==> flow/design.v (excerpt) <==
module fairArb (
	input logic [15:0] bids,
	output logic [15:0] wins,
	input logic get_next_win,
	input logic clk,
	input logic rst
		);
	parameter SIZE = 3;
	parameter S0=3'b000, S1=3'b001, S2=3'b010, S3=3'b011, S4=3'b100, S5=3'b101, S6=3'b110;
	logic [SIZE-1:0] state;
	logic [SIZE-1:0] next_state;
	logic [3:0] dec1;
	logic [3:0] dec2;
	logic [15:0] bid1;
	logic [15:0] bid2;
	logic [15:0] b [15:0];
	logic [15:0] d [15:0];
	logic [15:0] out_check;
	logic [3:0] new_priority;
	logic [3:0] pr_in;
	logic [15:0] bids_cycle_f;
	logic [3:0] priority_f;
	logic [3:0] priority_d;
	logic [15:0] wins_d;
	logic sB, sD;
	logic [1:0] sC;
	always @ (*) begin
		case (sC)
			2'b00: priority_d = dec2;
			2'b01: priority_d = priority_f;
			2'b10: priority_d = pr_in;
			2'b11: priority_d = 0;
		endcase
	end
	always @ (*) begin
		case (sB)
			1'b0: wins_d = bid1;
			1'b1: wins_d = bid2;
		endcase
	end
	always @ (*) begin
		case (sD)
			1'b0: begin
				bid2 = out_check;
				pr_in = new_priority + 1;
			end
			1'b1: begin
				bid2 = d[priority_f];
				pr_in = priority_f + 1;
			end
		endcase
	end
	always @ (*) begin
		bids_cycle_f = bids;
		next_state = S0;
		new_priority = 4'd0;
		out_check = 16'd0;
		if ((bids_cycle_f & 16'd1) != 16'b0) begin
			bid1 = 16'd1;
		end
		else if ((bids_cycle_f & 16'd2) != 16'b0) begin
			bid1 = 16'd2;
		end
		else if ((bids_cycle_f & 16'd4) != 16'b0) begin
			bid1 = 16'd4;
		end
		else if ((bids_cycle_f & 16'd8) != 16'b0) begin
			bid1 = 16'd8;
		end
		else if ((bids_cycle_f & 16'd16) != 16'b0) begin
			bid1 = 16'd16;
		end
		else if ((bids_cycle_f & 16'd32) != 16'b0) begin
			bid1 = 16'd32;
		end
  ...
clock: 4.13 ns
lec_check: 0
cap_margin: 20
core_margin: 2
core_utilization: 67
cts_cluster_diameter: 44
cts_cluster_size: 20
setup_slack_margin: 0.64
slew_margin: 20
tns_end_percent: 5
run.sh (not shown) runs the stock make flow with config.mk's settings and CLKGATE_MAP_FILE=.
The baseline died in 5_1_grt.
Edit:
CORE_UTILIZATION = 58   (was 67)
CTS_CLUSTER_DIAMETER = not set   (was 44)
CTS_CLUSTER_SIZE = not set   (was 20)
SETUP_SLACK_MARGIN = 0.71   (was 0.64)
TNS_END_PERCENT = not set   (was 5)
clock period = 2.65 ns   (was 4.13 ns; I/O delays follow)
=> The changed run stopped in 4_1_cts on DPL-0038; die size went up by 15%; area after synthesis is unchanged; synthesized cell count is unchanged.
Edit:
SETUP_SLACK_MARGIN = -0.13   (was 0.71)
TNS_END_PERCENT = 5   (was not set)
clock period = 3.22 ns   (was 2.65 ns; I/O delays follow)
Effect:
- This time the run aborted during 5_1_grt
- synthesized cell count does not change
- die size is unchanged
- synthesized area stays the same
Edit:
CORE_UTILIZATION = 65   (was 58)
CTS_CLUSTER_DIAMETER = 44   (was not set)
SETUP_SLACK_MARGIN = 0.34   (was -0.13)
clock period = 4.13 ns   (was 3.22 ns; I/O delays follow)
Effect: Now the flow ran to the end with no violations. Area after synthesis stays the same. Die size went down by 10%. Synthesized cell count does not change.

* * *

Starting RTL as in the previous note.
Settings: LEC_CHECK=0, ABC_AREA=1, CAP_MARGIN=20, CORE_ASPECT_RATIO=0.5, CORE_MARGIN=2, CORE_UTILIZATION=72, CTS_CLUSTER_DIAMETER=239, CTS_CLUSTER_SIZE=95, PLACE_DENSITY=0.37, SLEW_MARGIN=20, TNS_END_PERCENT=5; clock period 4.6 ns.
The first run aborted during global placement.
Next try:
==> flow/config.mk (replaced) <==
export PLATFORM = sky130hd
export DESIGN_NAME = fairArb
export DESIGN_NICKNAME = fairArb
export VERILOG_FILES = /design/flow/design.v
export SDC_FILE = /design/flow/constraint.sdc
export NUM_CORES = 4
export LEC_CHECK = 0
export CAP_MARGIN = 20
export CORE_MARGIN = 2
export CORE_UTILIZATION = 12
export SLEW_MARGIN = 20
==> flow/constraint.sdc (replaced) <==
create_clock -name core_clock -period 5.24 [get_ports {clk}]
set_input_delay 1.0480 -clock core_clock [delete_from_list [all_inputs] [get_ports {clk}]]
set_output_delay 1.0480 -clock core_clock [all_outputs]
set_load 0.01 [all_outputs]
With this change the flow finished with timing, DRC and antenna clean.
Area after synthesis stays flat.
Synthesized cell count decreases by 29%.
Die area rose to 5.5 times its value.
Next try:
--- a/flow/config.mk
+++ b/flow/config.mk
@@ -10 +10 @@
-export CORE_UTILIZATION = 12
+export CORE_UTILIZATION = 65
==> flow/constraint.sdc (replaced) <==
create_clock -name core_clock -period 3.26 [get_ports {clk}]
set_input_delay 0.6520 -clock core_clock [delete_from_list [all_inputs] [get_ports {clk}]]
set_output_delay 0.6520 -clock core_clock [all_outputs]
set_load 0.01 [all_outputs]
Outcome:
- Now the flow aborted during clock tree synthesis with DPL-0038
- die area went down by well over a third
- synthesized area does not change
- synthesized cell count does not change
Next try:
--- a/flow/config.mk
+++ b/flow/config.mk
@@ -10 +10 @@
-export CORE_UTILIZATION = 65
+export CORE_UTILIZATION = 40
==> flow/constraint.sdc (replaced) <==
create_clock -name core_clock -period 4.0 [get_ports {clk}]
set_input_delay 0.8000 -clock core_clock [delete_from_list [all_inputs] [get_ports {clk}]]
set_output_delay 0.8000 -clock core_clock [all_outputs]
set_load 0.01 [all_outputs]
Outcome: The new run completed without violations. Synthesized cell count does not change. Die area increases by well over a third. Synthesized area stays the same.
Next try:
--- a/flow/config.mk
+++ b/flow/config.mk
@@ -9,2 +9,5 @@
-export CORE_MARGIN = 2
-export CORE_UTILIZATION = 40
+export CORE_ASPECT_RATIO = 0.5
+export CORE_MARGIN = 9
+export CORE_UTILIZATION = 44
+export CTS_CLUSTER_DIAMETER = 374
+export CTS_CLUSTER_SIZE = 99
@@ -11,0 +15 @@
+export TNS_END_PERCENT = 5
The changed run completed without violations.
Wire length rose by 5.3%.
Die size rose by 27%.
Power rose by 10%.
Clock power rose by about 50%.
Via count rose by 3.7%.
Sequential share of layout area fell by 0.32 points.
Non-clock buffer count rose by 8.
Setup slack degrades by 0.20 ns.
Final cell count rose by 0.75%.
Next try:
--- a/flow/config.mk
+++ b/flow/config.mk
@@ -10,4 +10,3 @@
-export CORE_MARGIN = 9
-export CORE_UTILIZATION = 44
-export CTS_CLUSTER_DIAMETER = 374
-export CTS_CLUSTER_SIZE = 99
+export CORE_MARGIN = 10
+export CORE_UTILIZATION = 60
+export HOLD_SLACK_MARGIN = -0.07
@@ -15 +13,0 @@
-export TNS_END_PERCENT = 5
What happened: Global-route usage is higher by 2.6 points; routed wire length goes down by 7.2%; design area goes down by 6.0%; total power goes down by 9.7%; worst hold slack gets better by 0.0058 ns; via count rose by 1.6%; combinational power falls by about 3%; sequential share of layout area rises by 0.81 points.
No activity file was given, so power comes from the tool's default toggle rates.
